==> flow/design.v <==
module Hq2x #(parameter LENGTH = 16, parameter HALF_DEPTH = 1, parameter DWIDTH = HALF_DEPTH ? 11 : 23)
(
	input             clk,
	input             ce_in,
	input  [DWIDTH:0] inputpixel,
	input             mono,
	input             disable_hq2x,
	input             reset_frame,
	input             reset_line,
	input             ce_out,
	input       [1:0] read_y,
	input             hblank,
	output [DWIDTH:0] outpixel
);
localparam AWIDTH = $clog2(LENGTH)-1;
localparam DWIDTH1 = DWIDTH+1;
function [5:0] hq_table;
	input [7:0] idx;
begin
	case (idx)
		8'd0: hq_table = 6'd19;
		8'd1: hq_table = 6'd19;
		8'd2: hq_table = 6'd26;
		8'd3: hq_table = 6'd11;
		8'd4: hq_table = 6'd19;
		8'd5: hq_table = 6'd19;
		8'd6: hq_table = 6'd26;
		8'd7: hq_table = 6'd11;
		8'd8: hq_table = 6'd23;
		8'd9: hq_table = 6'd15;
		8'd10: hq_table = 6'd47;
		8'd11: hq_table = 6'd35;
		8'd12: hq_table = 6'd23;
		8'd13: hq_table = 6'd15;
		8'd14: hq_table = 6'd55;
		8'd15: hq_table = 6'd39;
		8'd16: hq_table = 6'd19;
		8'd17: hq_table = 6'd19;
		8'd18: hq_table = 6'd26;
		8'd19: hq_table = 6'd58;
		8'd20: hq_table = 6'd19;
		8'd21: hq_table = 6'd19;
		8'd22: hq_table = 6'd26;
		8'd23: hq_table = 6'd58;
		8'd24: hq_table = 6'd23;
		8'd25: hq_table = 6'd15;
		8'd26: hq_table = 6'd35;
		8'd27: hq_table = 6'd35;
		8'd28: hq_table = 6'd23;
		8'd29: hq_table = 6'd15;
		8'd30: hq_table = 6'd7;
		8'd31: hq_table = 6'd35;
		8'd32: hq_table = 6'd19;
		8'd33: hq_table = 6'd19;
		8'd34: hq_table = 6'd26;
		8'd35: hq_table = 6'd11;
		8'd36: hq_table = 6'd19;
		8'd37: hq_table = 6'd19;
		8'd38: hq_table = 6'd26;
		8'd39: hq_table = 6'd11;
		8'd40: hq_table = 6'd23;
		8'd41: hq_table = 6'd15;
		8'd42: hq_table = 6'd55;
		8'd43: hq_table = 6'd39;
		8'd44: hq_table = 6'd23;
		8'd45: hq_table = 6'd15;
		8'd46: hq_table = 6'd51;
		8'd47: hq_table = 6'd43;
		8'd48: hq_table = 6'd19;
		8'd49: hq_table = 6'd19;
		8'd50: hq_table = 6'd26;
		8'd51: hq_table = 6'd58;
		8'd52: hq_table = 6'd19;
		8'd53: hq_table = 6'd19;
		8'd54: hq_table = 6'd26;
		8'd55: hq_table = 6'd58;
		8'd56: hq_table = 6'd23;
		8'd57: hq_table = 6'd15;
		8'd58: hq_table = 6'd51;
		8'd59: hq_table = 6'd35;
		8'd60: hq_table = 6'd23;
		8'd61: hq_table = 6'd15;
		8'd62: hq_table = 6'd7;
		8'd63: hq_table = 6'd43;
		8'd64: hq_table = 6'd19;
		8'd65: hq_table = 6'd19;
		8'd66: hq_table = 6'd26;
		8'd67: hq_table = 6'd11;
		8'd68: hq_table = 6'd19;
		8'd69: hq_table = 6'd19;
		8'd70: hq_table = 6'd26;
		8'd71: hq_table = 6'd11;
		8'd72: hq_table = 6'd23;
		8'd73: hq_table = 6'd61;
		8'd74: hq_table = 6'd35;
		8'd75: hq_table = 6'd35;
		8'd76: hq_table = 6'd23;
		8'd77: hq_table = 6'd61;
		8'd78: hq_table = 6'd51;
		8'd79: hq_table = 6'd35;
		8'd80: hq_table = 6'd19;
		8'd81: hq_table = 6'd19;
		8'd82: hq_table = 6'd26;
		8'd83: hq_table = 6'd11;
		8'd84: hq_table = 6'd19;
		8'd85: hq_table = 6'd19;
		8'd86: hq_table = 6'd26;
		8'd87: hq_table = 6'd11;
		8'd88: hq_table = 6'd23;
		8'd89: hq_table = 6'd15;
		8'd90: hq_table = 6'd51;
		8'd91: hq_table = 6'd35;
		8'd92: hq_table = 6'd23;
		8'd93: hq_table = 6'd15;
		8'd94: hq_table = 6'd51;
		8'd95: hq_table = 6'd35;
		8'd96: hq_table = 6'd19;
		8'd97: hq_table = 6'd19;
		8'd98: hq_table = 6'd26;
		8'd99: hq_table = 6'd11;
		8'd100: hq_table = 6'd19;
		8'd101: hq_table = 6'd19;
		8'd102: hq_table = 6'd26;
		8'd103: hq_table = 6'd11;
		8'd104: hq_table = 6'd23;
		8'd105: hq_table = 6'd61;
		8'd106: hq_table = 6'd7;
		8'd107: hq_table = 6'd35;
		8'd108: hq_table = 6'd23;
		8'd109: hq_table = 6'd61;
		8'd110: hq_table = 6'd7;
		8'd111: hq_table = 6'd43;
		8'd112: hq_table = 6'd19;
		8'd113: hq_table = 6'd19;
		8'd114: hq_table = 6'd26;
		8'd115: hq_table = 6'd11;
		8'd116: hq_table = 6'd19;
		8'd117: hq_table = 6'd19;
		8'd118: hq_table = 6'd26;
		8'd119: hq_table = 6'd58;
		8'd120: hq_table = 6'd23;
		8'd121: hq_table = 6'd15;
		8'd122: hq_table = 6'd51;
		8'd123: hq_table = 6'd35;
		8'd124: hq_table = 6'd23;
		8'd125: hq_table = 6'd61;
		8'd126: hq_table = 6'd7;
		8'd127: hq_table = 6'd43;
		8'd128: hq_table = 6'd19;
		8'd129: hq_table = 6'd19;
		8'd130: hq_table = 6'd26;
		8'd131: hq_table = 6'd11;
		8'd132: hq_table = 6'd19;
		8'd133: hq_table = 6'd19;
		8'd134: hq_table = 6'd26;
		8'd135: hq_table = 6'd11;
		8'd136: hq_table = 6'd23;
		8'd137: hq_table = 6'd15;
		8'd138: hq_table = 6'd47;
		8'd139: hq_table = 6'd35;
		8'd140: hq_table = 6'd23;
		8'd141: hq_table = 6'd15;
		8'd142: hq_table = 6'd55;
		8'd143: hq_table = 6'd39;
		8'd144: hq_table = 6'd19;
		8'd145: hq_table = 6'd19;
		8'd146: hq_table = 6'd26;
		8'd147: hq_table = 6'd11;
		8'd148: hq_table = 6'd19;
		8'd149: hq_table = 6'd19;
		8'd150: hq_table = 6'd26;
		8'd151: hq_table = 6'd11;
		8'd152: hq_table = 6'd23;
		8'd153: hq_table = 6'd15;
		8'd154: hq_table = 6'd51;
		8'd155: hq_table = 6'd35;
		8'd156: hq_table = 6'd23;
		8'd157: hq_table = 6'd15;
		8'd158: hq_table = 6'd51;
		8'd159: hq_table = 6'd35;
		8'd160: hq_table = 6'd19;
		8'd161: hq_table = 6'd19;
		8'd162: hq_table = 6'd26;
		8'd163: hq_table = 6'd11;
		8'd164: hq_table = 6'd19;
		8'd165: hq_table = 6'd19;
		8'd166: hq_table = 6'd26;
		8'd167: hq_table = 6'd11;
		8'd168: hq_table = 6'd23;
		8'd169: hq_table = 6'd15;
		8'd170: hq_table = 6'd55;
		8'd171: hq_table = 6'd39;
		8'd172: hq_table = 6'd23;
		8'd173: hq_table = 6'd15;
		8'd174: hq_table = 6'd51;
		8'd175: hq_table = 6'd43;
		8'd176: hq_table = 6'd19;
		8'd177: hq_table = 6'd19;
		8'd178: hq_table = 6'd26;
		8'd179: hq_table = 6'd11;
		8'd180: hq_table = 6'd19;
		8'd181: hq_table = 6'd19;
		8'd182: hq_table = 6'd26;
		8'd183: hq_table = 6'd11;
		8'd184: hq_table = 6'd23;
		8'd185: hq_table = 6'd15;
		8'd186: hq_table = 6'd51;
		8'd187: hq_table = 6'd39;
		8'd188: hq_table = 6'd23;
		8'd189: hq_table = 6'd15;
		8'd190: hq_table = 6'd7;
		8'd191: hq_table = 6'd43;
		8'd192: hq_table = 6'd19;
		8'd193: hq_table = 6'd19;
		8'd194: hq_table = 6'd26;
		8'd195: hq_table = 6'd11;
		8'd196: hq_table = 6'd19;
		8'd197: hq_table = 6'd19;
		8'd198: hq_table = 6'd26;
		8'd199: hq_table = 6'd11;
		8'd200: hq_table = 6'd23;
		8'd201: hq_table = 6'd15;
		8'd202: hq_table = 6'd51;
		8'd203: hq_table = 6'd35;
		8'd204: hq_table = 6'd23;
		8'd205: hq_table = 6'd15;
		8'd206: hq_table = 6'd51;
		8'd207: hq_table = 6'd39;
		8'd208: hq_table = 6'd19;
		8'd209: hq_table = 6'd19;
		8'd210: hq_table = 6'd26;
		8'd211: hq_table = 6'd11;
		8'd212: hq_table = 6'd19;
		8'd213: hq_table = 6'd19;
		8'd214: hq_table = 6'd26;
		8'd215: hq_table = 6'd11;
		8'd216: hq_table = 6'd23;
		8'd217: hq_table = 6'd15;
		8'd218: hq_table = 6'd51;
		8'd219: hq_table = 6'd35;
		8'd220: hq_table = 6'd23;
		8'd221: hq_table = 6'd15;
		8'd222: hq_table = 6'd7;
		8'd223: hq_table = 6'd35;
		8'd224: hq_table = 6'd19;
		8'd225: hq_table = 6'd19;
		8'd226: hq_table = 6'd26;
		8'd227: hq_table = 6'd11;
		8'd228: hq_table = 6'd19;
		8'd229: hq_table = 6'd19;
		8'd230: hq_table = 6'd26;
		8'd231: hq_table = 6'd11;
		8'd232: hq_table = 6'd23;
		8'd233: hq_table = 6'd15;
		8'd234: hq_table = 6'd51;
		8'd235: hq_table = 6'd35;
		8'd236: hq_table = 6'd23;
		8'd237: hq_table = 6'd15;
		8'd238: hq_table = 6'd7;
		8'd239: hq_table = 6'd43;
		8'd240: hq_table = 6'd19;
		8'd241: hq_table = 6'd19;
		8'd242: hq_table = 6'd26;
		8'd243: hq_table = 6'd11;
		8'd244: hq_table = 6'd19;
		8'd245: hq_table = 6'd19;
		8'd246: hq_table = 6'd26;
		8'd247: hq_table = 6'd11;
		8'd248: hq_table = 6'd23;
		8'd249: hq_table = 6'd15;
		8'd250: hq_table = 6'd7;
		8'd251: hq_table = 6'd35;
		8'd252: hq_table = 6'd23;
		8'd253: hq_table = 6'd15;
		8'd254: hq_table = 6'd7;
		8'd255: hq_table = 6'd43;
		default: hq_table = 6'd0;
	endcase
end
endfunction
wire [5:0] hqrule = hq_table(nextpatt);
reg [23:0] Prev0, Prev1, Prev2, Curr0, Curr1, Curr2, Next0, Next1, Next2;
reg [23:0] A, B, D, F, G, H;
reg  [7:0] pattern, nextpatt;
reg  [1:0] cyc;
reg  curbuf;
reg  prevbuf;
wire iobuf = !curbuf;
wire diff0, diff1;
DiffCheck diffcheck0(Curr1, (cyc == 0) ? Prev0 : (cyc == 1) ? Curr0 : (cyc == 2) ? Prev2 : Next1, diff0);
DiffCheck diffcheck1(Curr1, (cyc == 0) ? Prev1 : (cyc == 1) ? Next0 : (cyc == 2) ? Curr2 : Next2, diff1);
wire [7:0] new_pattern = {diff1, diff0, pattern[7:2]};
wire [23:0] X = (cyc == 0) ? A : (cyc == 1) ? Prev1 : (cyc == 2) ? Next1 : G;
wire [23:0] blend_result_pre;
Blend blender(clk, ce_in, disable_hq2x ? 6'd0 : hqrule, Curr0, X, B, D, F, H, blend_result_pre);
wire [DWIDTH:0] Curr20tmp;
wire     [23:0] Curr20 = HALF_DEPTH ? h2rgb(Curr20tmp) : Curr20tmp;
wire [DWIDTH:0] Curr21tmp;
wire     [23:0] Curr21 = HALF_DEPTH ? h2rgb(Curr21tmp) : Curr21tmp;
reg  [AWIDTH:0] wrin_addr2;
reg  [DWIDTH:0] wrpix;
reg             wrin_en;
function [23:0] h2rgb;
	input [11:0] v;
begin
	h2rgb = mono ? {v[7:0], v[7:0], v[7:0]} : {v[11:8],v[11:8],v[7:4],v[7:4],v[3:0],v[3:0]};
end
endfunction
function [11:0] rgb2h;
	input [23:0] v;
begin
	rgb2h = mono ? {4'b0000, v[23:20], v[19:16]} : {v[23:20], v[15:12], v[7:4]};
end
endfunction
hq2x_in #(.LENGTH(LENGTH), .DWIDTH(DWIDTH)) hq2x_in
(
	.clk(clk),
	.rdaddr(offs),
	.rdbuf0(prevbuf),
	.rdbuf1(curbuf),
	.q0(Curr20tmp),
	.q1(Curr21tmp),
	.wraddr(wrin_addr2),
	.wrbuf(iobuf),
	.data(wrpix),
	.wren(wrin_en)
);
reg     [AWIDTH+1:0] read_x;
reg     [AWIDTH+1:0] wrout_addr; 
reg                  wrout_en;
reg  [DWIDTH1*4-1:0] wrdata, wrdata_pre;
wire [DWIDTH1*4-1:0] outpixel_x4;
reg  [DWIDTH1*2-1:0] outpixel_x2;
assign outpixel = read_x[0] ? outpixel_x2[DWIDTH1*2-1:DWIDTH1] : outpixel_x2[DWIDTH:0];
hq2x_buf #(.NUMWORDS(LENGTH*2), .AWIDTH(AWIDTH+1), .DWIDTH(DWIDTH1*4-1)) hq2x_out
(
	.clock(clk),
	.rdaddress({read_x[AWIDTH+1:1],read_y[1]}),
	.q(outpixel_x4),
	.data(wrdata),
	.wraddress(wrout_addr),
	.wren(wrout_en)
);
always @(posedge clk) begin
	if(ce_out) begin
		if(read_x[0]) outpixel_x2 <= read_y[0] ? outpixel_x4[DWIDTH1*4-1:DWIDTH1*2] : outpixel_x4[DWIDTH1*2-1:0];
		if(~hblank & ~&read_x) read_x <= read_x + 1'd1;
		if(hblank) read_x <= 0;
	end
end
wire [DWIDTH:0] blend_result = HALF_DEPTH ? rgb2h(blend_result_pre) : blend_result_pre[DWIDTH:0];
reg [AWIDTH:0] offs;
reg old_reset_line;
reg old_reset_frame;
reg [3:0] wrdata_finished;
reg [AWIDTH+1:0] waddr;
always @(posedge clk) begin
	wrout_en <= 0;
	wrin_en  <= 0;
	if(ce_in) begin
		case(cyc)
			0: wrdata[DWIDTH:0]                   <= blend_result;
			1: wrdata[DWIDTH1+DWIDTH:DWIDTH1]     <= blend_result;
			2: wrdata[DWIDTH1*3+DWIDTH:DWIDTH1*3] <= blend_result;
			3: wrdata[DWIDTH1*2+DWIDTH:DWIDTH1*2] <= blend_result;
		endcase
		wrdata_finished <= wrdata_finished << 1;
		if(wrdata_finished[3]) begin
			wrout_en <= 1;
			wrout_addr <= waddr;
		end
		if(~&offs) begin
			if (cyc == 1) begin
				Prev2 <= Curr20;
				Curr2 <= Curr21;
				Next2 <= HALF_DEPTH ? h2rgb(inputpixel) : inputpixel;
				wrpix <= inputpixel;
				wrin_addr2 <= offs;
				wrin_en <= 1;
			end
			if(cyc==3) begin
				offs <= offs + 1'd1;
				waddr <= {offs, curbuf};
				wrdata_finished[0] <= 1;
			end
		end
		pattern <= new_pattern;
		if(cyc==3) begin
			nextpatt <= {new_pattern[7:6], new_pattern[3], new_pattern[5], new_pattern[2], new_pattern[4], new_pattern[1:0]};
			{A, G} <= {Prev0, Next0};
			{B, F, H, D} <= {Prev1, Curr2, Next1, Curr0};
			{Prev0, Prev1} <= {Prev1, Prev2};
			{Curr0, Curr1} <= {Curr1, Curr2};
			{Next0, Next1} <= {Next1, Next2};
		end else begin
			nextpatt <= {nextpatt[5], nextpatt[3], nextpatt[0], nextpatt[6], nextpatt[1], nextpatt[7], nextpatt[4], nextpatt[2]};
			{B, F, H, D} <= {F, H, D, B};
		end
		cyc <= cyc + 1'b1;
		if(old_reset_line && ~reset_line) begin
			old_reset_frame <= reset_frame;
			offs <= 0;
			cyc <= 0;
			curbuf <= ~curbuf;
			prevbuf <= curbuf;
			{Prev0, Prev1, Prev2, Curr0, Curr1, Curr2, Next0, Next1, Next2} <= '0;
			if(old_reset_frame & ~reset_frame) begin
				curbuf <= 0;
				prevbuf <= 0;
			end
		end
		old_reset_line  <= reset_line;
	end
end
endmodule
module hq2x_in #(parameter LENGTH = 16, parameter DWIDTH = 11, parameter AWIDTH = $clog2(LENGTH)-1)
(
	input            clk,
	input [AWIDTH:0] rdaddr,
	input            rdbuf0, rdbuf1,
	output[DWIDTH:0] q0,q1,
	input [AWIDTH:0] wraddr,
	input            wrbuf,
	input [DWIDTH:0] data,
	input            wren
);
wire  [DWIDTH:0] out0, out1;
assign q0 = rdbuf0 ? out1 : out0;
assign q1 = rdbuf1 ? out1 : out0;
hq2x_buf #(.NUMWORDS(LENGTH), .AWIDTH(AWIDTH), .DWIDTH(DWIDTH)) buf0(clk,data,rdaddr,wraddr,wren && (wrbuf == 0),out0);
hq2x_buf #(.NUMWORDS(LENGTH), .AWIDTH(AWIDTH), .DWIDTH(DWIDTH)) buf1(clk,data,rdaddr,wraddr,wren && (wrbuf == 1),out1);
endmodule
module hq2x_buf #(parameter NUMWORDS = 16, parameter AWIDTH = 3, parameter DWIDTH = 11)
(
	input                 clock,
	input      [DWIDTH:0] data,
	input      [AWIDTH:0] rdaddress,
	input      [AWIDTH:0] wraddress,
	input                 wren,
	output reg [DWIDTH:0] q
);
reg [DWIDTH:0] ram[0:NUMWORDS-1];
always_ff@(posedge clock) begin
	if(wren) ram[wraddress] <= data;
	q <= ram[rdaddress];
end
endmodule
module DiffCheck
(
	input [23:0] rgb1,
	input [23:0] rgb2,
	output       result
);
	wire [7:0] r = rgb1[7:1]   - rgb2[7:1];
	wire [7:0] g = rgb1[15:9]  - rgb2[15:9];
	wire [7:0] b = rgb1[23:17] - rgb2[23:17];
	wire [8:0] t = $signed(r) + $signed(b);
	wire [9:0] y = $signed(t) + $signed({g[7], g});
	wire [8:0] u = $signed(r) - $signed(b);
	wire [9:0] v = $signed({g, 1'b0}) - $signed(t);
	wire y_inside = (y < 10'h60 || y >= 10'h3a0);
	wire u_inside = (!u[8:4] || &u[8:4]);  
	wire v_inside = (v < 10'h18 || v >= 10'h3e8);
	assign result = !(y_inside && u_inside && v_inside);
endmodule
module Blend
(
	input         clk,
	input         clk_en,
	input   [5:0] rule,
	input  [23:0] E,
	input  [23:0] A,
	input  [23:0] B,
	input  [23:0] D,
	input  [23:0] F,
	input  [23:0] H,
	output reg [23:0] Result
);
	localparam BLEND1 = 7'b110_10_00;  
	localparam BLEND2 = 7'b100_10_10;  
	localparam BLEND3 = 7'b101_10_01;  
	localparam BLEND4 = 7'b110_01_01;  
	localparam BLEND5 = 7'b010_11_11;  
	localparam BLEND6 = 7'b111_00_00;  
	reg [23:0] a,b,d,e,h,f;
	reg  [3:0] bl_rule;
	reg  [1:0] df_rule;
	always @(posedge clk) if (clk_en) begin
		{bl_rule,df_rule} <= rule;
		a <= A; b <= B; d <= D; e <= E; f <= F; h <= H;
	end
	wire is_diff;
	DiffCheck diff_checker(df_rule[1] ? b : h, df_rule[0] ? d : f, is_diff);
	reg [23:0] i10,i20,i30;
	reg  [6:0] op0;
	always @(posedge clk) if (clk_en) begin
		i10 <= e;
		case({!is_diff, bl_rule})
		1,11,12,13,17: {op0, i20, i30} <= {BLEND1, a, 24'd0};
		      2,14,18: {op0, i20, i30} <= {BLEND1, d, 24'd0};
		      3,15,19: {op0, i20, i30} <= {BLEND1, b, 24'd0};
			4,20,24,27: {op0, i20, i30} <= {BLEND2, d, b};
			      5,21: {op0, i20, i30} <= {BLEND2, a, b};
			      6,22: {op0, i20, i30} <= {BLEND2, a, d};
		        25,29: {op0, i20, i30} <= {BLEND5, d, b};
			        26: {op0, i20, i30} <= {BLEND6, d, b};
			        28: {op0, i20, i30} <= {BLEND4, d, b};
			        30: {op0, i20, i30} <= {BLEND3, b, d};
			        31: {op0, i20, i30} <= {BLEND3, d, b};
		      default: {op0, i20, i30} <= {BLEND1, e, 24'd0}; 
		endcase
	end
	reg [23:0] i1,i2,i3;
	reg  [6:0] op;
	always @(posedge clk) if (clk_en) begin
		op <= op0; i1 <= i10; i2 <= i20; i3 <= i30;
	end
	function  [34:0] mul24x3;
		input  [23:0] op1;
		input   [2:0] op2;
	begin
		mul24x3 = 0;
		if(op2[0]) mul24x3 = mul24x3 + {op1[23:16], 4'b0000, op1[15:8], 4'b0000, op1[7:0]};
		if(op2[1]) mul24x3 = mul24x3 + {op1[23:16], 4'b0000, op1[15:8], 4'b0000, op1[7:0], 1'b0};
		if(op2[2]) mul24x3 = mul24x3 + {op1[23:16], 4'b0000, op1[15:8], 4'b0000, op1[7:0], 2'b00};
	end
	endfunction
	wire [35:0] res = {mul24x3(i1, op[6:4]), 1'b0} + mul24x3(i2, {op[3:2], !op[3:2]}) + mul24x3(i3, {op[1:0], !op[3:2]});
	always @(posedge clk) if (clk_en) Result <= {res[35:28],res[23:16],res[11:4]};
endmodule
==> flow/run.sh <==
#!/bin/bash
# the make line also repeats each setting of config.mk as NAME=value (left out here)
make -C /OpenROAD-flow-scripts/flow DESIGN_CONFIG=/design/flow/config.mk WORK_HOME=/design/flow/orfs CLKGATE_MAP_FILE= finish
==> flow/config.mk <==
export PLATFORM = sky130hd
export DESIGN_NAME = Hq2x
export DESIGN_NICKNAME = Hq2x
export VERILOG_FILES = /design/flow/design.v
export SDC_FILE = /design/flow/constraint.sdc
export NUM_CORES = 4
export LEC_CHECK = 0
export ABC_AREA = 1
export CAP_MARGIN = 5
export CORE_MARGIN = 2
export CORE_UTILIZATION = 72
export CTS_CLUSTER_DIAMETER = 231
export SETUP_SLACK_MARGIN = 0.42
export SLEW_MARGIN = 20
==> flow/constraint.sdc <==
create_clock -name core_clock -period 4.78 [get_ports {clk}]
set_input_delay 0.9560 -clock core_clock [delete_from_list [all_inputs] [get_ports {clk}]]
set_output_delay 0.9560 -clock core_clock [all_outputs]
set_load 0.01 [all_outputs]
==> impl_metrics.csv, run 1 <==
group,metric,value,unit
cts,clock-sinks,2803,
cts,cts_buffers,284,
critical_path,crit_fanout,5,
timing,tightest_slew,1.261,ns
synthesis,ys_sh_aoi,11.98,%
outcome,status,"finished with violations",
critical_path,r2r-end,"blender.Result[17]$_DFFE_PP_",
synthesis,yosysChipArea,123800,µm²
power_and_ir_drop,p_clk,0.0209,W
critical_path,cp_num_buf_inv,6,
critical_path,reg2reg_depth,36,
timing,fin_crit_sh,116.9,%
synthesis,top_cell,"edfxtp_1",
critical_path,rr_startpoint,"blender.op[3]$_DFFE_PP_",
timing,setup_ws,-0.8071,ns
global_route,grt_pass1_wl,523.3,mm
routing,drtIter0Drc,14933,
global_route,overflow,0,
power_and_ir_drop,leakage,53.41,nW
power_and_ir_drop,comb_power,0.0237,W
power_and_ir_drop,ir_drop,1783,µV
global_route,grt_usage,40.08,%
critical_path,crit_slowest_cell,"fa_1",
cts,h-tree-depth,5,
critical_path,r2r_slack,-0.81,ns
critical_path,crit_family,"simple AND/OR/NAND/NOR gates",
cts,clk_path_buf_depth,4,
placement,postPlaceCellArea,132500,µm²
layout,stdcell_count,13477,
placement,dp_cells,12903,
min_path,hp-class,"reg2reg",
timing,fmax,0.1790,GHz
synthesis,fp_nets,10812,
layout,flop_area,83430,µm²
floorplan,num_rows,152,
layout,fin_nets,11473,
cts,clk_latency,0.96,ns
synthesis,synth.distinct_cells,58,
synthesis,synthTopLogicFamily,"AND-OR/OR-AND gates",
critical_path,crit_cells,36,
critical_path,critPathKind,"reg2reg",
synthesis,area_leaders,"edfxtp_1, o21ai_0, nor2_1, ha_1, nand2_1",
timing,rsz0062_at_grt,"yes",
synthesis,synthMuxAreaShare,1.109,%
critical_path,slowest_delay,0.54,ns
routing,via_count,90866,
routing,routed_wirelength,362.1,mm
floorplan,dieArea,175200,µm²
critical_path,endpoint,"blender.Result[17]$_DFFE_PP_",
global_route,grt_max_degree,196,
placement,port_buffers,33,
power_and_ir_drop,power_frac_comb,32.2,%
timing,drv_slew,0,
power_and_ir_drop,p_total,0.07361,W
cts,cts_tree,"done",
power_and_ir_drop,pwr-share-clk,28.4,%
timing,final_hold_viol_count,0,
floorplan,fp_util,72.31,%
power_and_ir_drop,p_sw,0.02322,W
routing,drtPass1Iterations,8,
timing,setup_violations,74,
routing,wire_per_inst,26.87,µm
min_path,hold_path_end,"A[8]$_DFFE_PP_",
timing,whs,0.3818,ns
critical_path,worstSetupStartpoint,"blender.op[3]$_DFFE_PP_",
power_and_ir_drop,power.internal,0.05039,W
synthesis,common_cells,"edfxtp_1, nor2_1, o21ai_0",
floorplan,core_area,171200,µm²
min_path,holdPathStages,0,
run,warnings,111,
synthesis,synth_area_leader_cell,"edfxtp_1",
power_and_ir_drop,power_leader,"sequential cells",
synthesis,synth_warnings,4,
global_route,antenna_found_initial,8,
synthesis,async_reset_ff_share,0,%
synthesis,synthAdderAreaFrac,4.503,%
cts,cts-root-buf,"clkbuf_16",
routing,viasPerCell,6.742,
min_path,hp-start,"Prev0[8]$_SDFFCE_PP0P_",
power_and_ir_drop,power_frac_seq,39.4,%
synthesis,yosys_cells,10383,
routing,drtAntennaViolNets,0,
synthesis,ys_sh_simple,9.947,%
timing,fin_crit,5.587,ns
placement,place_congestion,0.9372,
timing,max-slew-margin-rel,15.92,%
layout,comb_area,38840,µm²
floorplan,die_w,418.6,µm
critical_path,cp.required,5.41,ns
floorplan,die_y,418.6,µm
outcome,violations,"setup timing",
synthesis,synth_cells,10383,
timing,clock_skew,0.07402,ns
layout,n_fill_cell,8151,
placement,post-place-ws,-0.8453,ns
critical_path,crit_path_start_kind,"register",
synthesis,synth_seq_share,67.41,%
critical_path,critPathMostFrequentCell,"nand2_2",
floorplan,ios,34,
critical_path,critPathArrivalTime,6.22,ns
routing,remaining_drc_errors,0,
placement,dpl.hpwl,206.1,mm
synthesis,edf_count,2729,
run,maxCapViolCount,0,
synthesis,netlist_area,123800,µm²
power_and_ir_drop,powerSeq,0.0290,W
synthesis,ys_ff,2803,
power_and_ir_drop,swShare,31.54,%
synthesis,top_area_share,66.21,%
synthesis,xor_area_share,1.054,%
critical_path,end_kind,"register",
global_route,grt_pass1_vias,87938,
synthesis,ff_type,"edfxtp_1",
power_and_ir_drop,p_per_area,508.4,nW/µm²
cts,cts.clk_slew.worst_paths,0.06,ns
layout,synthToLayoutAreaGrowth,16.98,%
synthesis,syn_area_per_cell,11.92,µm²
layout,design_area,144800,µm²
## area by class of cell
type / instances / area share (%)
sequential: 2803 / 57.63
multi-input combinational: 6273 / 26.83
timing repair buffer: 934 / 5.745
clock buffer: 384 / 5.389
inverter: 747 / 1.970
tap: 2233 / 1.930
clock inverter: 96 / 0.4952
antenna: 6 / 0.01037
timing repair inverter: 1 / 0.004321
## per-stage QoR
stage               setup TNS (ns)  util, %
finish                      -47.12    84.58
global route                -67.04    84.57
CTS                         -38.99    83.23
detailed placement          -45.61    77.42
global placement            -38.70    77.41
floorplan                   -6.039        -
## repair_timing
action	CTS	global route
buffers inserted	32	37
pin swaps	86	169
gates cloned	8	3
hold buffers	0	0
setup endpoints to repair	75	75
resized	210	463
## layer usage
layer | share of wire (%) | track usage, % | vias to the layer above
li1 | - | - | 38814
met1 | 35 | 54.70 | 43340
met2 | 46 | 61.81 | 7199
met3 | 13 | 8.072 | 1513
met4 | 6.0 | 21.07 | 0
met5 | 0 | 0 | -
==> run 2, diff against run 1 <==
- ABC_AREA: 1 -> not set
- CAP_MARGIN: 5 -> 20
- CORE_UTILIZATION: 72 -> 70
- CTS_CLUSTER_DIAMETER: 231 -> not set
- PLACE_DENSITY: not set -> 0.6
- SETUP_SLACK_MARGIN: 0.42 -> 1.4
- clock period: 4.78 -> 5.54 ns (I/O delays scaled with it)
==> run 2 against run 1 <==
Against the previous run: final cell count is 25% lower; clock power is 9% lower; sequential power is 13% lower; non-clock buffer count is 301 lower; core utilization is 3.1 points lower; critical path depth is 10 lower; wire length is 8.5% lower; the layout still fails its checks (setup timing); synthesized cell count is 33% lower; power is 17% lower; clock-buffer cell count is 26 lower.
==> impl_metrics.csv, run 2 <==
group,metric,value,unit
power_and_ir_drop,power_frac_seq,41.0,%
synthesis,synth_warnings,4,
power_and_ir_drop,powerSeq,0.0252,W
run,warnings,90,
run,maxCapViolCount,0,
synthesis,synth_seq_share,68.44,%
min_path,holdPathStages,0,
cts,cts-root-buf,"clkbuf_16",
critical_path,r2r-end,"blender.i20[18]$_DFFE_PP_",
cts,cts_tree,"done",
cts,cts.clk_slew.worst_paths,0.06,ns
synthesis,top_area_share,67.23,%
power_and_ir_drop,comb_power,0.0172,W
floorplan,die_y,421.3,µm
synthesis,common_cells,"edfxtp_1, mux4_2, ha_1",
cts,clock-sinks,2803,
synthesis,async_reset_ff_share,0,%
timing,whs,0.4045,ns
synthesis,synth_cells,6951,
cts,h-tree-depth,5,
layout,n_fill_cell,8211,
routing,routed_wirelength,331.3,mm
critical_path,slowest_delay,0.53,ns
cts,cts_buffers,287,
routing,viasPerCell,6.924,
global_route,antenna_found_initial,8,
critical_path,crit_cells,26,
layout,fin_nets,7978,
floorplan,num_rows,153,
synthesis,edf_count,2729,
critical_path,end_kind,"register",
routing,wire_per_inst,32.86,µm
synthesis,ys_sh_aoi,4.901,%
placement,post-place-ws,-0.5224,ns
synthesis,synth.distinct_cells,78,
synthesis,synthTopLogicFamily,"multiplexers",
power_and_ir_drop,leakage,49.27,nW
placement,port_buffers,33,
power_and_ir_drop,p_per_area,434.4,nW/µm²
power_and_ir_drop,p_total,0.06143,W
timing,final_hold_viol_count,0,
synthesis,area_leaders,"edfxtp_1, mux4_2, ha_1, mux2_2, a21oi_1",
critical_path,crit_slowest_cell,"or4b_4",
floorplan,ios,34,
critical_path,worstSetupStartpoint,"blender.df_rule[1]$_SDFFCE_PP0P_",
critical_path,reg2reg_depth,26,
synthesis,yosysChipArea,121900,µm²
routing,via_count,69804,
timing,fin_crit,6.114,ns
critical_path,critPathKind,"reg2reg",
min_path,hp-start,"H[23]$_DFFE_PP_",
synthesis,yosys_cells,6951,
timing,clock_skew,0.06712,ns
synthesis,top_cell,"edfxtp_1",
global_route,grt_pass1_vias,70274,
synthesis,ff_type,"edfxtp_1",
floorplan,die_w,421.3,µm
synthesis,synthAdderAreaFrac,4.572,%
power_and_ir_drop,swShare,29.20,%
timing,rsz0062_at_grt,"yes",
placement,dpl.hpwl,176.9,mm
critical_path,endpoint,"blender.i20[18]$_DFFE_PP_",
synthesis,synth_area_leader_cell,"edfxtp_1",
floorplan,dieArea,177500,µm²
global_route,grt_max_degree,162,
cts,clk_path_buf_depth,4,
critical_path,crit_fanout,24,
critical_path,cp_num_buf_inv,6,
cts,clk_latency,0.96,ns
critical_path,cp.required,6.15,ns
min_path,hold_path_end,"blender.h[23]$_DFFE_PP_",
synthesis,ys_sh_simple,3.985,%
power_and_ir_drop,ir_drop,1163,µV
timing,setup_violations,69,
timing,fmax,0.1636,GHz
timing,fin_crit_sh,110.4,%
critical_path,rr_startpoint,"blender.df_rule[1]$_SDFFCE_PP0P_",
synthesis,ys_ff,2803,
power_and_ir_drop,pwr-share-clk,30.9,%
synthesis,xor_area_share,1.459,%
floorplan,fp_util,70.28,%
timing,setup_ws,-0.5742,ns
placement,postPlaceCellArea,128900,µm²
critical_path,crit_family,"AND-OR/OR-AND gates",
global_route,grt_pass1_wl,476.1,mm
routing,remaining_drc_errors,0,
critical_path,r2r_slack,-0.57,ns
layout,synthToLayoutAreaGrowth,16.00,%
cts,cts_hold_buf,0,
layout,final_core_util,81.53,%
power_and_ir_drop,p_clk,0.0190,W
floorplan,core_area,173400,µm²
layout,design_area,141400,µm²
outcome,status,"finished with violations",
synthesis,syn_area_per_cell,17.54,µm²
global_route,overflow,0,
timing,max-slew-margin-rel,17.42,%
power_and_ir_drop,power_leader,"sequential cells",
timing,tightest_slew,1.239,ns
global_route,grt_usage,37.20,%
power_and_ir_drop,power.internal,0.04349,W
min_path,hp-class,"reg2reg",
critical_path,crit_path_start_kind,"register",
synthesis,fp_nets,7380,
placement,place_congestion,0.8884,
critical_path,critPathArrivalTime,6.73,ns
routing,drtIter0Drc,10089,
synthesis,synthMuxAreaShare,14.78,%
power_and_ir_drop,p_sw,0.01794,W
timing,drv_slew,0,
outcome,violations,"setup timing",
power_and_ir_drop,power_frac_comb,28.0,%
routing,drtPass1Iterations,8,
routing,drtAntennaViolNets,0,
synthesis,netlist_area,121900,µm²
-- run 2: routing by layer --
metal,share of wire [%],track usage [%],vias to the layer above
li1,-,-,28548
met1,37,53.78,35422
met2,48,57.92,4977
met3,12,7.709,847
met4,3.8,12.42,10
met5,0.021,0,-
-- run 2: final cells by class --
type                    instances  area [µm²]  share of cell area [%]
diodes                          4       10.01                0.007079
multi-input cells            3548       39240                   27.75
inverters                     276        1039                  0.7344
repair buffers                633        5861                   4.145
clock buffers                 358        7686                   5.436
flip-flops and latches       2803       83430                   59.00
well taps                    2325        2909                   2.057
clock inverters               135        1227                  0.8680
-- run 2: what timing repair did --
item	4_1_cts	5_1_grt
resized	245	204
setup endpoints to repair	77	75
setup buffers	76	33
gates cloned	5	1
pin swaps	133	82
-- run 2: metrics by stage --
step | instances | TNS, ns
detailed placement | 9457 | -19.41
global route | 10078 | -33.11
CTS | 10031 | -10.84
global placement | 9456 | -11.40
finish | 10082 | -22.18
floorplan | 6951 | 0
==> run 3, diff against run 2 <==
- CAP_MARGIN: 20 -> 5
- CORE_UTILIZATION: 70 -> 72
- CTS_CLUSTER_DIAMETER: not set -> 27
- CTS_CLUSTER_SIZE: not set -> 35
- HOLD_SLACK_MARGIN: not set -> -0.06
- MAX_ROUTING_LAYER: not set -> met4
- PLACE_DENSITY: 0.6 -> 0.66
- SETUP_SLACK_MARGIN: 1.4 -> 1.52
- clock period: 5.54 -> 5.99 ns (I/O delays scaled with it)
==> run 3 against run 2 <==
Against the previous run: the flow now stops in global routing; synthesized cell count is the same; area after synthesis unchanged; die size fell by 2.8%.
==> impl_metrics.csv, run 3 <==
group,metric,value,unit
outcome,status,"stopped before the end",
outcome,haltStage,"global routing",
synthesis,fp_nets,7380,
floorplan,core_area,168700,µm²
synthesis,yosysChipArea,121900,µm²
placement,port_buffers,33,
cts,clk_path_buf_depth,4,
synthesis,async_reset_ff_share,0,%
synthesis,synth_seq_share,68.44,%
floorplan,die_y,415.5,µm
synthesis,ys_sh_aoi,4.901,%
synthesis,top_area_share,67.23,%
synthesis,synth_area_leader_cell,"edfxtp_1",
synthesis,top_cell,"edfxtp_1",
placement,place_congestion,0.9035,
floorplan,ios,34,
cts,cts-root-buf,"clkbuf_16",
synthesis,common_cells,"edfxtp_1, mux4_2, ha_1",
placement,post-place-ws,-0.07277,ns
synthesis,synthTopLogicFamily,"multiplexers",
floorplan,dieArea,172600,µm²
synthesis,netlist_area,121900,µm²
floorplan,fp_util,72.25,%
cts,cts_buffers,539,
synthesis,synth.distinct_cells,78,
synthesis,yosys_cells,6951,
floorplan,die_w,415.5,µm
synthesis,ys_ff,2803,
placement,postPlaceCellArea,126600,µm²
synthesis,synth_cells,6951,
floorplan,num_rows,151,
synthesis,syn_area_per_cell,17.54,µm²
cts,h-tree-depth,6,
synthesis,xor_area_share,1.459,%
synthesis,edf_count,2729,
synthesis,synthAdderAreaFrac,4.572,%
cts,clock-sinks,2803,
synthesis,ys_sh_simple,3.985,%
synthesis,ff_type,"edfxtp_1",
synthesis,area_leaders,"edfxtp_1, mux4_2, ha_1, mux2_2, a21oi_1",
synthesis,synthMuxAreaShare,14.78,%
synthesis,synth_warnings,4,
placement,dpl.hpwl,177.8,mm
[run 3: timing repair]
action	4_1_cts
pin swaps	150
cloned	5
hold buffers	0
setup buffers	98
gates resized	331
endpoints found under the setup margin	75
[run 3: stage by stage]
step | power [W] | util [%] | instances | setup TNS [ns]
floorplan | 0.03208 | - | 6951 | 0
global placement | 0.03484 | 75.02 | 9088 | -0.01079
detailed placement | 0.03530 | 75.03 | 9088 | -0.5171
CTS | 0.06854 | 87.19 | 10146 | 0
==> run 4, diff against run 3 <==
- CAP_MARGIN: 5 -> 20
- CORE_UTILIZATION: 72 -> 67
- CTS_CLUSTER_DIAMETER: 27 -> not set
- CTS_CLUSTER_SIZE: 35 -> not set
- HOLD_SLACK_MARGIN: -0.06 -> not set
- MAX_ROUTING_LAYER: met4 -> not set
- PLACE_DENSITY: 0.66 -> not set
- SETUP_SLACK_MARGIN: 1.52 -> not set
- clock period: 5.99 -> 4.49 ns (I/O delays scaled with it)
==> run 4 against run 3 <==
Against the previous run: die size grew 7.4%; synthesized cell count is the same; the layout now fails its checks (setup timing); area after synthesis is the same.
==> impl_metrics.csv, run 4 <==
group,metric,value,unit
synthesis,ff_type,"edfxtp_1",
placement,port_buffers,33,
timing,fin_crit,6.109,ns
global_route,grt_max_degree,157,
timing,final_hold_viol_count,0,
layout,final_core_util,79.09,%
critical_path,reg2reg_depth,26,
layout,design_area,143000,µm²
critical_path,rr_startpoint,"blender.df_rule[0]$_SDFFCE_PP0P_",
critical_path,end_kind,"register",
routing,drtIter0Drc,9271,
synthesis,top_cell,"edfxtp_1",
timing,clock_skew,0.06460,ns
timing,drv_slew,0,
floorplan,die_w,430.5,µm
global_route,grt_usage,33.99,%
floorplan,num_rows,156,
min_path,hold_path_end,"blender.i1[10]$_DFFE_PP_",
global_route,antenna_found_initial,8,
min_path,hp-class,"reg2reg",
power_and_ir_drop,power.internal,0.05404,W
critical_path,cp.required,5.10,ns
placement,postPlaceCellArea,131400,µm²
synthesis,synth_cells,6951,
critical_path,crit_cells,26,
synthesis,ys_sh_simple,3.985,%
power_and_ir_drop,p_per_area,528.1,nW/µm²
synthesis,yosysChipArea,121900,µm²
routing,routed_wirelength,315.7,mm
critical_path,r2r_slack,-1.62,ns
critical_path,crit_path_start_kind,"register",
cts,cts.clk_slew.worst_paths,0.06,ns
critical_path,cp_num_buf_inv,6,
power_and_ir_drop,p_clk,0.0231,W
power_and_ir_drop,power_frac_comb,28.4,%
power_and_ir_drop,powerSeq,0.0309,W
placement,place_congestion,0.8666,
synthesis,netlist_area,121900,µm²
power_and_ir_drop,power_frac_seq,41.0,%
floorplan,die_y,430.5,µm
floorplan,ios,34,
critical_path,worstSetupStartpoint,"blender.df_rule[0]$_SDFFCE_PP0P_",
global_route,overflow,0,
routing,drtAntennaViolNets,0,
cts,cts_hold_buf,0,
synthesis,synth_seq_share,68.44,%
timing,fmax,0.1637,GHz
routing,drtPass1Iterations,6,
layout,synthToLayoutAreaGrowth,17.28,%
synthesis,fp_nets,7380,
synthesis,synth.distinct_cells,78,
synthesis,top_area_share,67.23,%
timing,fin_crit_sh,136.0,%
timing,tightest_slew,1.375,ns
min_path,holdPathStages,0,
cts,clk_path_buf_depth,4,
synthesis,synthAdderAreaFrac,4.572,%
timing,rsz0062_at_grt,"yes",
global_route,grt_pass1_wl,457.1,mm
synthesis,area_leaders,"edfxtp_1, mux4_2, ha_1, mux2_2, a21oi_1",
routing,viasPerCell,6.607,
routing,via_count,68858,
critical_path,r2r-end,"blender.i20[12]$_DFFE_PP_",
critical_path,crit_slowest_cell,"edfxtp_1",
timing,fin_tns_setup,-101.01,ns
power_and_ir_drop,leakage,50.58,nW
synthesis,synth_area_leader_cell,"edfxtp_1",
cts,cts_buffers,289,
timing,setup_ws,-1.619,ns
floorplan,dieArea,185400,µm²
global_route,grt_pass1_vias,68862,
critical_path,critPathArrivalTime,6.72,ns
synthesis,synth_warnings,4,
synthesis,edf_count,2729,
synthesis,async_reset_ff_share,0,%
synthesis,synthMuxAreaShare,14.78,%
synthesis,common_cells,"edfxtp_1, mux4_2, ha_1",
min_path,hp-start,"blender.i10[10]$_DFFE_PP_",
floorplan,fp_util,67.44,%
layout,fin_nets,8271,
run,maxCapViolCount,0,
routing,wire_per_inst,30.29,µm
routing,remaining_drc_errors,0,
timing,max-slew-margin-rel,8.357,%
synthesis,syn_area_per_cell,17.54,µm²
placement,dpl.hpwl,177.5,mm
outcome,status,"finished with violations",
critical_path,slowest_delay,0.53,ns
outcome,violations,"setup timing",
synthesis,ys_ff,2803,
cts,h-tree-depth,5,
synthesis,synthTopLogicFamily,"multiplexers",
critical_path,endpoint,"blender.i20[12]$_DFFE_PP_",
synthesis,yosys_cells,6951,
synthesis,xor_area_share,1.459,%
cts,clock-sinks,2803,
critical_path,crit_fanout,7,
power_and_ir_drop,comb_power,0.0214,W
run,warnings,88,
power_and_ir_drop,power_leader,"sequential cells",
critical_path,critPathKind,"reg2reg",
floorplan,core_area,180700,µm²
cts,cts_tree,"done",
synthesis,ys_sh_aoi,4.901,%
power_and_ir_drop,p_sw,0.02146,W
timing,setup_violations,75,
power_and_ir_drop,ir_drop,1218,µV
critical_path,crit_family,"AND-OR/OR-AND gates",
power_and_ir_drop,pwr-share-clk,30.7,%
cts,cts-root-buf,"clkbuf_16",
cts,clk_latency,0.94,ns
power_and_ir_drop,p_total,0.07550,W
power_and_ir_drop,swShare,28.42,%
-- run 4: timing repair --
action / 4_1_cts / 5_1_grt
pin swaps: 102 / 102
buffers inserted: 51 / 30
gates resized: 173 / 168
setup endpoints to repair: 75 / 75
endpoints found under the hold margin: 0 / 0
gates cloned: 5 / 2
-- run 4: metrics by stage --
step	instances	hold slack (ns)	worst slack (ns)
floorplan	6951	0.4003	-1.034
global placement	9827	0.4009	-1.449
detailed placement	9827	0.4045	-1.621
CTS	10380	0.3922	-1.462
global route	10421	0.4060	-1.798
finish	10422	0.4004	-1.619
-- run 4: cell type report --
cell class | count | area (µm²)
flip-flops and latches | 2803 | 83430
multi-input cells | 3548 | 38590
fillers | 9466 | 37790
repair buffers | 924 | 7999
clock buffers | 372 | 7826
well taps | 2370 | 2965
clock inverters | 127 | 1104
inverters | 276 | 1039
diodes | 2 | 5.005
-- run 4: layer usage --
layer | share of wire (%) | vias to the layer above | routed length (µm) | GRT usage [%]
met5 | 0.033 | - | 105 | 0.2602
met4 | 3.0 | 8 | 9521 | 9.117
met3 | 11 | 589 | 33260 | 5.997
met2 | 47 | 4103 | 149000 | 52.44
met1 | 39 | 35020 | 123900 | 51.20
li1 | - | 29138 | - | -
==> run 5, diff against run 4 <==
- ABC_AREA: not set -> 0
- CORE_UTILIZATION: 67 -> 70
- CTS_CLUSTER_SIZE: not set -> 17
- PLACE_DENSITY: not set -> 0.6
- SETUP_SLACK_MARGIN: not set -> 1.17
- clock period: 4.49 -> 4.04 ns (I/O delays scaled with it)
==> run 5 against run 4 <==
Against the previous run: still fails the layout checks on setup timing; non-clock buffer count is 88 higher; flip-flop count did not move; critical endpoint is now blender.i20[16]$_DFFE_PP_; die size is 4.2% lower; global-route usage grew 6.1 points; synthesized cell count is the same; largest cell class unchanged; combinational power increased by 14%; register-to-register slack lost 0.34 ns; core utilization is 4.2 points higher; sequential share of layout area decreased by 0.60 points; clock skew up 0.011 ns; critical path type unchanged; first-iteration DRC count increased by 25%.
==> impl_metrics.csv, run 5 <==
group,metric,value,unit
outcome,status,"finished with violations",
outcome,violations,"setup timing",
floorplan,die_w,421.3,µm
power_and_ir_drop,power.internal,0.06029,W
synthesis,xor_area_share,1.459,%
global_route,grt_pass1_vias,73507,
global_route,grt_max_degree,186,
timing,tightest_slew,1.242,ns
critical_path,r2r_slack,-1.96,ns
critical_path,reg2reg_depth,26,
critical_path,cp.required,4.68,ns
timing,fin_crit_sh,148.4,%
timing,fin_crit,5.995,ns
power_and_ir_drop,leakage,51.28,nW
power_and_ir_drop,power_frac_comb,28.5,%
routing,remaining_drc_errors,0,
cts,cts_buffers,288,
power_and_ir_drop,power_leader,"sequential cells",
critical_path,slowest_delay,0.50,ns
power_and_ir_drop,p_sw,0.02503,W
placement,dpl.hpwl,189.6,mm
synthesis,area_leaders,"edfxtp_1, mux4_2, ha_1, mux2_2, a21oi_1",
synthesis,synthMuxAreaShare,14.78,%
floorplan,ios,34,
synthesis,ff_type,"edfxtp_1",
timing,final_hold_viol_count,0,
synthesis,netlist_area,121900,µm²
cts,h-tree-depth,5,
min_path,holdPathStages,1,
synthesis,synthTopLogicFamily,"multiplexers",
synthesis,synth_area_leader_cell,"edfxtp_1",
power_and_ir_drop,ir_drop,1648,µV
synthesis,edf_count,2729,
critical_path,r2r-end,"blender.i20[16]$_DFFE_PP_",
timing,setup_violations,75,
cts,cts.clk_slew.worst_paths,0.07,ns
layout,flop_area,83430,µm²
timing,fmax,0.1668,GHz
routing,drtPass1Iterations,7,
timing,setup_ws,-1.955,ns
power_and_ir_drop,swShare,29.34,%
layout,fin_nets,8359,
critical_path,critPathKind,"reg2reg",
critical_path,endpoint,"blender.i20[16]$_DFFE_PP_",
placement,port_buffers,33,
critical_path,cp_num_buf_inv,6,
synthesis,synth_seq_share,68.44,%
critical_path,critPathArrivalTime,6.64,ns
synthesis,yosys_cells,6951,
power_and_ir_drop,comb_power,0.0243,W
routing,viasPerCell,7.032,
floorplan,die_y,421.3,µm
power_and_ir_drop,p_per_area,590.7,nW/µm²
placement,place_congestion,0.8956,
synthesis,synthAdderAreaFrac,4.572,%
synthesis,ys_sh_aoi,4.901,%
floorplan,core_area,173400,µm²
synthesis,async_reset_ff_share,0,%
synthesis,synth_cells,6951,
cts,clk_path_buf_depth,4,
cts,cts_hold_buf,0,
critical_path,crit_fanout,7,
routing,via_count,73593,
critical_path,crit_family,"AND-OR/OR-AND gates",
routing,wire_per_inst,34.56,µm
timing,clock_skew,0.07586,ns
routing,routed_wirelength,361.7,mm
synthesis,top_area_share,67.23,%
critical_path,crit_path_start_kind,"register",
floorplan,num_rows,153,
layout,final_core_util,83.29,%
run,maxCapViolCount,0,
floorplan,dieArea,177500,µm²
power_and_ir_drop,pwr-share-clk,31.1,%
min_path,hold_path_end,"blender.i2[0]$_DFFE_PP_",
synthesis,synth_warnings,4,
synthesis,synth.distinct_cells,78,
cts,cts-root-buf,"clkbuf_16",
critical_path,rr_startpoint,"blender.df_rule[1]$_SDFFCE_PP0P_",
floorplan,fp_util,70.28,%
timing,max-slew-margin-rel,17.22,%
power_and_ir_drop,p_clk,0.0265,W
critical_path,crit_cells,26,
synthesis,common_cells,"edfxtp_1, mux4_2, ha_1",
cts,clock-sinks,2803,
run,warnings,89,
power_and_ir_drop,power_frac_seq,40.4,%
global_route,overflow,0,
timing,rsz0062_at_grt,"yes",
synthesis,ys_sh_simple,3.985,%
critical_path,worstSetupStartpoint,"blender.df_rule[1]$_SDFFCE_PP0P_",
layout,comb_area,39080,µm²
cts,clk_latency,0.97,ns
critical_path,crit_slowest_cell,"or4b_4",
critical_path,end_kind,"register",
layout,synthToLayoutAreaGrowth,18.50,%
timing,fin_tns_setup,-123.35,ns
global_route,grt_pass1_wl,509.8,mm
synthesis,fp_nets,7380,
global_route,grt_usage,40.13,%
cts,cts_tree,"done",
power_and_ir_drop,powerSeq,0.0345,W
global_route,antenna_found_initial,10,
timing,drv_slew,0,
min_path,hp-start,"ce_in",
synthesis,ys_ff,2803,
synthesis,syn_area_per_cell,17.54,µm²
synthesis,yosysChipArea,121900,µm²
layout,n_fill_cell,7611,
routing,drtAntennaViolNets,0,
min_path,hp-class,"in2reg",
routing,drtIter0Drc,11601,
synthesis,top_cell,"edfxtp_1",
[run 5: area by class of cell]
| cell class | count | area share (%) |
|---|---|---|
| sequential | 2803 | 57.76 |
| multi-input combinational | 3549 | 27.06 |
| timing repair buffer | 1012 | 6.208 |
| clock buffer | 373 | 5.352 |
| tap | 2325 | 2.014 |
| clock inverter | 122 | 0.8852 |
| inverter | 276 | 0.7172 |
| antenna | 6 | 0.01039 |
[run 5: stage by stage]
| stage | power (W) | instances | setup WS, ns | instance area, µm² | hold slack, ns |
|---|---|---|---|---|---|
| after CTS | 0.08280 | 10402 | -1.889 | 142200 | 0.2925 |
| after floorplan | 0.04757 | 6951 | -1.484 | 122700 | 0.4003 |
| after detailed placement | 0.05543 | 9859 | -1.933 | 132100 | 0.4045 |
| after global routing | 0.08817 | 10460 | -2.131 | 144400 | 0.3199 |
| after global placement | 0.05468 | 9858 | -1.769 | 132100 | 0.4015 |
| final | 0.08532 | 10466 | -1.955 | 144500 | 0.3343 |
[run 5: layer usage]
layer,routed length [µm],GRT usage [%],up-vias,part of all wire (%)
li1,-,-,29332,-
met1,123600,54.44,36629,34
met2,170500,63.31,6154,47
met3,43680,8.124,1462,12
met4,23810,19.77,16,6.6
met5,113,0,-,0.031
[run 5: repair_timing]
item / CTS / global route
resized: 227 / 323
cloned: 2 / 6
endpoints found under the setup margin: 255 / 283
setup buffers: 46 / 38
pin swaps: 90 / 132
==> run 6, diff against run 5 <==
- ABC_AREA: 0 -> not set
- CORE_UTILIZATION: 70 -> 72
- PLACE_DENSITY: 0.6 -> not set
- PLACE_DENSITY_LB_ADDON: not set -> 0.0
- SETUP_SLACK_MARGIN: 1.17 -> 1.92
- clock period: 4.04 -> 6.54 ns (I/O delays scaled with it)
==> run 6 against run 5 <==
Against the previous run: now clean on timing, DRC and antenna; first-iteration DRC count down 4.5%; critical path depth down 1; worst setup slack better by 2.4 ns; final area down 4.3%; sequential power down 38%; largest power group unchanged.
==> impl_metrics.csv, run 6 <==
group,metric,value,unit
outcome,status,"finished clean",
synthesis,ys_sh_aoi,4.901,%
power_and_ir_drop,swShare,29.51,%
timing,tightest_slew,1.241,ns
critical_path,crit_cells,25,
global_route,grt_usage,39.59,%
run,maxCapViolCount,0,
power_and_ir_drop,leakage,47.55,nW
synthesis,common_cells,"edfxtp_1, mux4_2, ha_1",
min_path,hp-class,"reg2reg",
synthesis,fp_nets,7380,
routing,routed_wirelength,343.7,mm
synthesis,synthMuxAreaShare,14.78,%
critical_path,crit_slowest_cell,"fa_2",
min_path,holdPathStages,0,
synthesis,synthAdderAreaFrac,4.572,%
routing,wl_met1,117.1,mm
global_route,grt_pass1_wl,486.3,mm
timing,fin_crit_sh,93.29,%
power_and_ir_drop,p_per_area,360.8,nW/µm²
critical_path,endpoint,"blender.i20[8]$_DFFE_PP_",
cts,clk_path_buf_depth,4,
placement,port_buffers,33,
synthesis,xor_area_share,1.459,%
routing,drtPass1Iterations,6,
cts,cts_hold_buf,0,
synthesis,top_cell,"edfxtp_1",
synthesis,synth_warnings,4,
synthesis,top_area_share,67.23,%
routing,via_count,70149,
synthesis,synth_area_leader_cell,"edfxtp_1",
critical_path,cp_num_buf_inv,6,
timing,drv_slew,0,
power_and_ir_drop,power_leader,"sequential cells",
synthesis,syn_area_per_cell,17.54,µm²
synthesis,yosys_cells,6951,
timing,fin_crit,6.101,ns
power_and_ir_drop,power.internal,0.03515,W
cts,cts-root-buf,"clkbuf_16",
routing,drtAntennaViolNets,0,
synthesis,synth_cells,6951,
cts,cts_tree,"done",
cts,h-tree-depth,5,
routing,remaining_drc_errors,0,
floorplan,fp_util,72.25,%
critical_path,end_kind,"register",
critical_path,cp.required,7.15,ns
timing,setup_violations,0,
cts,cts_buffers,282,
timing,final_hold_viol_count,0,
synthesis,synth_seq_share,68.44,%
routing,drtIter0Drc,11084,
synthesis,synth.distinct_cells,78,
power_and_ir_drop,comb_power,0.0128,W
critical_path,rr_startpoint,"blender.df_rule[1]$_SDFFCE_PP0P_",
power_and_ir_drop,powerSeq,0.0214,W
power_and_ir_drop,p_clk,0.0157,W
run,warnings,82,
synthesis,ys_sh_simple,3.985,%
power_and_ir_drop,p_sw,0.01472,W
cts,clk_latency,0.93,ns
critical_path,crit_family,"AND-OR/OR-AND gates",
cts,cts.clk_slew.worst_paths,0.07,ns
layout,fin_nets,7673,
floorplan,core_area,168700,µm²
timing,clock_skew,0.05968,ns
cts,clock-sinks,2803,
timing,fmax,0.1639,GHz
min_path,hp-start,"blender.i30[14]$_DFFE_PP_",
routing,viasPerCell,7.253,
critical_path,crit_path_start_kind,"register",
power_and_ir_drop,pwr-share-clk,31.5,%
power_and_ir_drop,p_total,0.04987,W
global_route,grt_max_degree,134,
critical_path,worstSetupStartpoint,"blender.df_rule[1]$_SDFFCE_PP0P_",
synthesis,edf_count,2729,
synthesis,yosysChipArea,121900,µm²
synthesis,netlist_area,121900,µm²
floorplan,die_w,415.5,µm
global_route,antenna_found_initial,16,
floorplan,dieArea,172600,µm²
power_and_ir_drop,power_frac_seq,42.9,%
timing,fin_tns_setup,0,ns
synthesis,ys_ff,2803,
global_route,grt_pass1_vias,69411,
synthesis,area_leaders,"edfxtp_1, mux4_2, ha_1, mux2_2, a21oi_1",
critical_path,r2r_slack,0.44,ns
layout,synthToLayoutAreaGrowth,13.38,%
placement,place_congestion,0.8904,
routing,highest_layer,"met5",
critical_path,crit_fanout,24,
floorplan,ios,34,
critical_path,reg2reg_depth,25,
critical_path,r2r-end,"blender.i20[8]$_DFFE_PP_",
routing,routed-wl-met2,164.4,mm
critical_path,critPathKind,"reg2reg",
power_and_ir_drop,power_frac_comb,25.6,%
timing,max-slew-margin-rel,17.27,%
synthesis,synthTopLogicFamily,"multiplexers",
floorplan,die_y,415.5,µm
critical_path,critPathArrivalTime,6.71,ns
timing,rsz0062_at_grt,"yes",
routing,route.met3.wl,42.86,mm
routing,wire_per_inst,35.54,µm
synthesis,async_reset_ff_share,0,%
power_and_ir_drop,ir_drop,656.4,µV
floorplan,num_rows,151,
global_route,overflow,0,
placement,dpl.hpwl,178.3,mm
synthesis,ff_type,"edfxtp_1",
critical_path,slowest_delay,0.63,ns
min_path,hold_path_end,"blender.i3[14]$_DFFE_PP_",
[run 6: cell type report]
cell class	instances	area, µm²
Tap cell	2218	2775
Timing Repair Buffer	333	3446
Fill cell	7468	30500
Inverter	276	1041
Clock inverter	130	1022
Clock buffer	356	7574
Sequential cell	2803	83430
Multi-Input combinational cell	3548	38900
Antenna cell	8	20.02
[run 6: layer usage]
metal / GRT usage, % / vias to the layer above
met3: 8.680 / 1198
met2: 62.34 / 5772
met5: 0 / -
met1: 54.17 / 35259
met4: 17.81 / 6
li1: - / 27914
[run 6: per-stage QoR]
step                cell area (µm²)  util, %  setup WS (ns)  hold slack [ns]  std cells
finish                       138200    81.92         0.4390           0.4194       9672
global route                 138200    81.91         0.1855           0.4234       9665
CTS                          136300    80.78         0.6326           0.4154       9601
detailed placement           126100    74.76         0.1139           0.4045       9033
global placement             125900    74.60         0.3029           0.4018       9023
floorplan                    122700        -          1.017           0.4003       6951
[run 6: timing repair]
item,in CTS,in global routing
setup buffers,80,47
gates resized,181,253
pin swaps,101,125
endpoints found under the setup margin,75,75
gates cloned,2,5
==> run 7, diff against run 6 <==
- CORE_UTILIZATION: 72 -> 61
- CTS_CLUSTER_DIAMETER: not set -> 53
- CTS_CLUSTER_SIZE: 17 -> not set
- PLACE_DENSITY: not set -> 0.59
- PLACE_DENSITY_LB_ADDON: 0.0 -> not set
- SETUP_SLACK_MARGIN: 1.92 -> -0.16
- SLEW_MARGIN: 20 -> 10
- clock period: 6.54 -> 10.3 ns (I/O delays scaled with it)
==> run 7 against run 6 <==
Against the previous run: highest routed layer unchanged; synthesized cell count did not move; final cell count grew 3.2%; wire length decreased by 15%; area after synthesis is the same; flip-flop count is the same; core utilization shrank 14 points; via count down 8.8%; clock skew rose by 0.0047 ns; first-iteration DRC count fell by 31%; sequential power down 37%; power fell by 39%; global-route usage decreased by 11 points.
==> impl_metrics.csv, run 7 <==
group,metric,value,unit
layout,synthToLayoutAreaGrowth,11.21,%
min_path,hp-start,"wrdata_finished[0]$_SDFFCE_PP0P_",
cts,cts_setup_buffers,0,
cts,cts_buffers,307,
critical_path,rr_startpoint,"cyc[1]$_SDFFCE_PP0P_",
global_route,grt_pass1_wl,425.6,mm
timing,clock_skew,0.06436,ns
synthesis,synth_area_leader_cell,"edfxtp_1",
placement,dpl.hpwl,173.8,mm
cts,cts_hold_buf,0,
synthesis,top_cell,"edfxtp_1",
outcome,status,"finished clean",
cts,clock-sinks,2803,
critical_path,crit_fanout,69,
power_and_ir_drop,p_sw,0.008371,W
power_and_ir_drop,p_total,0.03050,W
synthesis,yosys_cells,6951,
power_and_ir_drop,p_per_area,225.0,nW/µm²
power_and_ir_drop,ir_drop,450.4,µV
critical_path,critPathArrivalTime,8.18,ns
critical_path,cp.required,10.91,ns
timing,fin_tns_setup,0,ns
power_and_ir_drop,power.internal,0.02213,W
cts,post_cts_resized,0,
synthesis,ys_sh_simple,3.985,%
timing,fin_crit_sh,73.49,%
timing,final_hold_viol_count,0,
critical_path,crit_path_start_kind,"register",
critical_path,reg2reg_depth,25,
global_route,grt_max_degree,172,
synthesis,synthMuxAreaShare,14.78,%
synthesis,ff_type,"edfxtp_1",
synthesis,ys_ff,2803,
critical_path,slowest_delay,0.72,ns
min_path,holdPathStages,0,
timing,setup_violations,0,
cts,clk_path_buf_depth,4,
synthesis,common_cells,"edfxtp_1, mux4_2, ha_1",
placement,port_buffers,33,
cts,cts.clk_slew.worst_paths,0.06,ns
floorplan,fp_util,61.18,%
synthesis,edf_count,2729,
synthesis,synthTopLogicFamily,"multiplexers",
floorplan,die_y,451.0,µm
synthesis,synth_cells,6951,
critical_path,endpoint,"nextpatt[7]$_DFFE_PP_",
power_and_ir_drop,pwr-share-clk,34.7,%
synthesis,top_area_share,67.23,%
floorplan,num_rows,164,
power_and_ir_drop,leakage,46.65,nW
synthesis,ys_sh_aoi,4.901,%
critical_path,worstSetupStartpoint,"cyc[1]$_SDFFCE_PP0P_",
routing,remaining_drc_errors,0,
timing,fin_crit,7.570,ns
synthesis,fp_nets,7380,
critical_path,cp_num_buf_inv,4,
placement,place_congestion,0.8562,
synthesis,synth_warnings,4,
timing,max-slew-margin-rel,22.00,%
timing,tightest_slew,1.170,ns
routing,routed_wirelength,291.0,mm
cts,h-tree-depth,5,
synthesis,synthAdderAreaFrac,4.572,%
global_route,grt_pass1_vias,62748,
synthesis,yosysChipArea,121900,µm²
synthesis,area_leaders,"edfxtp_1, mux4_2, ha_1, mux2_2, a21oi_1",
routing,via_count,63996,
routing,drtPass1Iterations,5,
synthesis,xor_area_share,1.459,%
cts,clk_latency,0.94,ns
power_and_ir_drop,comb_power,0.00637,W
min_path,hold_path_end,"wrdata_finished[1]$_DFFE_PP_",
global_route,overflow,0,
timing,drv_slew,0,
critical_path,critPathKind,"reg2reg",
power_and_ir_drop,powerSeq,0.0135,W
layout,fin_nets,7528,
routing,wire_per_inst,29.15,µm
power_and_ir_drop,power_frac_seq,44.4,%
floorplan,die_w,451.0,µm
timing,fmax,0.1321,GHz
power_and_ir_drop,p_clk,0.0106,W
routing,drtIter0Drc,7597,
global_route,antenna_found_initial,13,
power_and_ir_drop,swShare,27.45,%
critical_path,critPathMostFrequentCell,"a21oi_1",
synthesis,synth_seq_share,68.44,%
synthesis,async_reset_ff_share,0,%
critical_path,end_kind,"register",
cts,cts_tree,"done",
critical_path,crit_family,"AND-OR/OR-AND gates",
critical_path,crit_slowest_cell,"a2111oi_0",
power_and_ir_drop,power_frac_comb,20.9,%
run,maxCapViolCount,0,
routing,viasPerCell,6.412,
critical_path,crit_cells,25,
routing,drtAntennaViolNets,0,
synthesis,syn_area_per_cell,17.54,µm²
critical_path,r2r_slack,2.73,ns
synthesis,synth.distinct_cells,78,
power_and_ir_drop,power_leader,"sequential cells",
min_path,hp-class,"reg2reg",
global_route,grt_usage,28.88,%
timing,rsz0062_at_grt,"no",
synthesis,netlist_area,121900,µm²
critical_path,r2r-end,"nextpatt[7]$_DFFE_PP_",
floorplan,ios,34,
floorplan,core_area,199200,µm²
run,warnings,83,
floorplan,dieArea,203400,µm²
cts,cts-root-buf,"clkbuf_16",
[run 7: area by class of cell]
| class | count | area, µm² |
|---|---|---|
| Antenna cell | 4 | 10.01 |
| Fill cell | 12911 | 63680 |
| Multi-Input combinational cell | 3548 | 36550 |
| Tap cell | 2656 | 3323 |
| Clock inverter | 131 | 1314 |
| Sequential cell | 2803 | 83430 |
| Inverter | 276 | 1036 |
| Timing Repair Buffer | 163 | 1513 |
| Clock buffer | 399 | 8387 |
[run 7: stage by stage]
stage          util (%)  hold WS, ns  std cells  setup slack (ns)  cell area, µm²
2_1_floorplan         -       0.4003       6951             2.677          121900
3_3_place_gp      63.03       0.4005       9429             3.119          125600
3_5_place_dp      63.08       0.4045       9439             2.873          125700
4_1_cts           67.95       0.4072       9969             2.846          135400
5_1_grt           68.03       0.4114       9976             1.984          135600
6_report          68.04       0.4044       9980             2.730          135600
[run 7: per-layer routing]
layer / GRT usage (%) / vias up / share of wire (%)
met5: 0 / - / 0.0045
met1: 45.58 / 33235 / 44
met2: 42.42 / 2640 / 45
met3: 5.426 / 393 / 8.6
li1: - / 27726 / -
met4: 6.443 / 2 / 2.1
Power and IR drop assume default switching activity.
